## calculator
module calculator #(parameter BCDdigits = 2,parameter cols_count=4,parameter rows_count=4)(
                                                                                          input clk,rst,start,
                                                                                          output [cols_count-1:0] cols,
                                                                                          input [rows_count-1:0] rows,
                                                                                          output reg [7:0] digit1,digit2,digit3,digit4,
                                                                                          output reg sign);
  wire [BCDdigits*4*2-1:0] display;
  wire [3:0]encode_data;
  wire done,ack;
  keypad_controller kpad_controller(.clk(clk), .rst(rst), .enable(start), .ack(ack),.cols(cols),.rows(rows),.encode_data(encode_data),.done(done));
  control_logic control_logic(.data(encode_data), .clk(clk), .rst(rst), .done(done), .ack(ack), .display(display),.sign(sign));
  display disp(.display_data(display[15:0]),.seven_seg_data1(digit1),.seven_seg_data2(digit2),.seven_seg_data3(digit3),.seven_seg_data4(digit4));
 endmodule
For scale: about 4900 cells after synthesis, roughly 110 flip-flops, roughly 44 I/O pins, ~37000 um^2 of cells after synthesis.
clock: 58.4 ns
lec_check: 0
abc_area: 0
cap_margin: 20
core_margin: 2
core_utilization: 72
cts_cluster_diameter: 244
cts_cluster_size: 98
place_density: 0.39
slew_margin: 20
run.sh (not shown) runs the stock make flow with config.mk's settings and CLKGATE_MAP_FILE=.
The starting point never finished: it broke off in 3_5_place_dp.
==> next run, changes <==
==> flow/config.mk (replaced) <==
export PLATFORM = sky130hd
export DESIGN_NAME = calculator
export DESIGN_NICKNAME = calculator
export VERILOG_FILES = /design/flow/design.v
export SDC_FILE = /design/flow/constraint.sdc
export NUM_CORES = 4
export LEC_CHECK = 0
export CAP_MARGIN = 20
export CORE_MARGIN = 2
export CORE_UTILIZATION = 65
export HOLD_SLACK_MARGIN = -0.1
export SLEW_MARGIN = 20
==> flow/constraint.sdc (replaced) <==
create_clock -name core_clock -period 72.9 [get_ports {clk}]
set_input_delay 14.5800 -clock core_clock [delete_from_list [all_inputs] [get_ports {clk}]]
set_output_delay 14.5800 -clock core_clock [all_outputs]
set_load 0.01 [all_outputs]
This time the run completed, yet does not pass: negative setup slack.
Synthesized area stays the same.
Synthesized cell count is unchanged.
Die size goes up by about 10%.
==> next run, changes <==
--- a/flow/config.mk
+++ b/flow/config.mk
@@ -8,5 +8,7 @@
 export CAP_MARGIN = 20
 export CORE_MARGIN = 2
-export CORE_UTILIZATION = 65
+export CORE_UTILIZATION = 71
+export CTS_CLUSTER_SIZE = 37
 export HOLD_SLACK_MARGIN = -0.1
+export MAX_ROUTING_LAYER = met4
 export SLEW_MARGIN = 20
This time the run finished but failed the layout checks on max-capacitance violations, max-slew violations, negative setup slack.
Synthesized cell count is unchanged.
Worst setup slack loses 2200 ps.
Synthesized area does not change.
Via count climbs by 6.7%.
Sequential share of layout area barely changes.
Global-route usage is higher by 5.5 points.
Clock-buffer cell count is unchanged.
==> next run, changes <==
--- a/flow/config.mk
+++ b/flow/config.mk
@@ -8,7 +8,4 @@
 export CAP_MARGIN = 20
 export CORE_MARGIN = 2
-export CORE_UTILIZATION = 71
-export CTS_CLUSTER_SIZE = 37
-export HOLD_SLACK_MARGIN = -0.1
-export MAX_ROUTING_LAYER = met4
+export CORE_UTILIZATION = 40
 export SLEW_MARGIN = 20
==> flow/constraint.sdc (replaced) <==
create_clock -name core_clock -period 48.7 [get_ports {clk}]
set_input_delay 9.7400 -clock core_clock [delete_from_list [all_inputs] [get_ports {clk}]]
set_output_delay 9.7400 -clock core_clock [all_outputs]
set_load 0.01 [all_outputs]
Result: This time the run finished with negative setup slack left; worst setup slack is worse by 20000 ps; cell count rises by a quarter to a third; die area rises by well over a third; core utilization decreases by 23 points.

--- another note on this design; it stands on its own ---

==> inputs of quartz <==
==> flow/design.v (excerpt) <==
module calculator #(parameter BCDdigits = 2,parameter cols_count=4,parameter rows_count=4)(
                                                                                          input clk,rst,start,
                                                                                          output [cols_count-1:0] cols,
                                                                                          input [rows_count-1:0] rows,
                                                                                          output reg [7:0] digit1,digit2,digit3,digit4,
                                                                                          output reg sign);
clock: 140.0 ns
lec_check: 0
abc_area: 0
cap_margin: 0
core_aspect_ratio: 1.14
core_margin: 2
core_utilization: 50
cts_cluster_diameter: 163
cts_cluster_size: 100
slew_margin: 25
run.sh (not shown) runs the stock make flow with config.mk's settings and CLKGATE_MAP_FILE=.
==> maple: changes against quartz <==
==> flow/config.mk (replaced) <==
export PLATFORM = sky130hd
export DESIGN_NAME = calculator
export DESIGN_NICKNAME = calculator
export VERILOG_FILES = /design/flow/design.v
export SDC_FILE = /design/flow/constraint.sdc
export NUM_CORES = 4
export LEC_CHECK = 0
export CAP_MARGIN = 20
export CORE_MARGIN = 2
export CORE_UTILIZATION = 35
export SLEW_MARGIN = 20
==> flow/constraint.sdc (replaced) <==
create_clock -name core_clock -period 81.7 [get_ports {clk}]
set_input_delay 16.3400 -clock core_clock [delete_from_list [all_inputs] [get_ports {clk}]]
set_output_delay 16.3400 -clock core_clock [all_outputs]
set_load 0.01 [all_outputs]
==> zinc: changes against quartz <==
==> flow/config.mk (replaced) <==
export PLATFORM = sky130hd
export DESIGN_NAME = calculator
export DESIGN_NICKNAME = calculator
export VERILOG_FILES = /design/flow/design.v
export SDC_FILE = /design/flow/constraint.sdc
export NUM_CORES = 4
export LEC_CHECK = 0
export ABC_AREA = 0
export CAP_MARGIN = 20
export CELL_PAD_IN_SITES_GLOBAL_PLACEMENT = 1
export CORE_ASPECT_RATIO = 1.14
export CORE_MARGIN = 2
export CORE_UTILIZATION = 36
export CTS_CLUSTER_DIAMETER = 235
export CTS_CLUSTER_SIZE = 63
export GPL_ROUTABILITY_DRIVEN = 1
export MAX_ROUTING_LAYER = met4
export SLEW_MARGIN = 25
export TNS_END_PERCENT = 10
==> notes <==
Between zinc and quartz, the lower die size is in quartz (gap 38%, measured against quartz).
In synthesized cell count, maple and zinc do not differ.
Via count: zinc < quartz < maple.
Sequential share of layout area: quartz > zinc > maple.
In area after synthesis, zinc and quartz do not differ.
Of maple and zinc, maple has the higher critical path depth (gap 13).
Clock-buffer cell count, lowest first: quartz, zinc, maple.
Global-route usage, highest first: quartz, zinc, maple.
==> figures <==
metric                                                           quartz         maple          zinc
Init Core Util                                                    50.7%         35.3%         36.4%
Total buffers and inverters traversed by the critical path           19            25            18
Critical path's largest stage delay                             0.96 ns       0.61 ns       0.89 ns
Maximum clock frequency                                        10.5 MHz      12.9 MHz      10.2 MHz
Std-Cell Core Area                                          72100 sq um  103000 sq um  101000 sq um
Share of cell area taken by multi-input logic gates               83.3%         79.6%         82.3%
Multi-Input Combinational                                          4282          4283          4282
Initial DRC Count                                                  2751          2944          2150
Area Growth Syn to Fin                                            4.81%         13.8%         6.12%
Non-CTS buffers                                                      90           295            99
Headroom to the max-slew limit                                    19.6%         27.5%         25.4%
Status                                 no timing/DRC/antenna violations  no timing/DRC/antenna violations  no timing/DRC/antenna violations
Via-to-Cell Ratio                                                  6.34          5.83          5.87
Post-CTS Repair Setup Buffers                                         0            17             0
Share of the final layout cell area in sequential cells           7.08%         6.52%         6.99%
Filler cell count in the final layout                              7105         10600         10700
Multi-input logic area                                      31900 sq um   33100 sq um   31900 sq um
Tap cell count                                                      963          1380          1323
Fin Clk Skew                                                  0.0319 ns     0.0105 ns     0.0370 ns
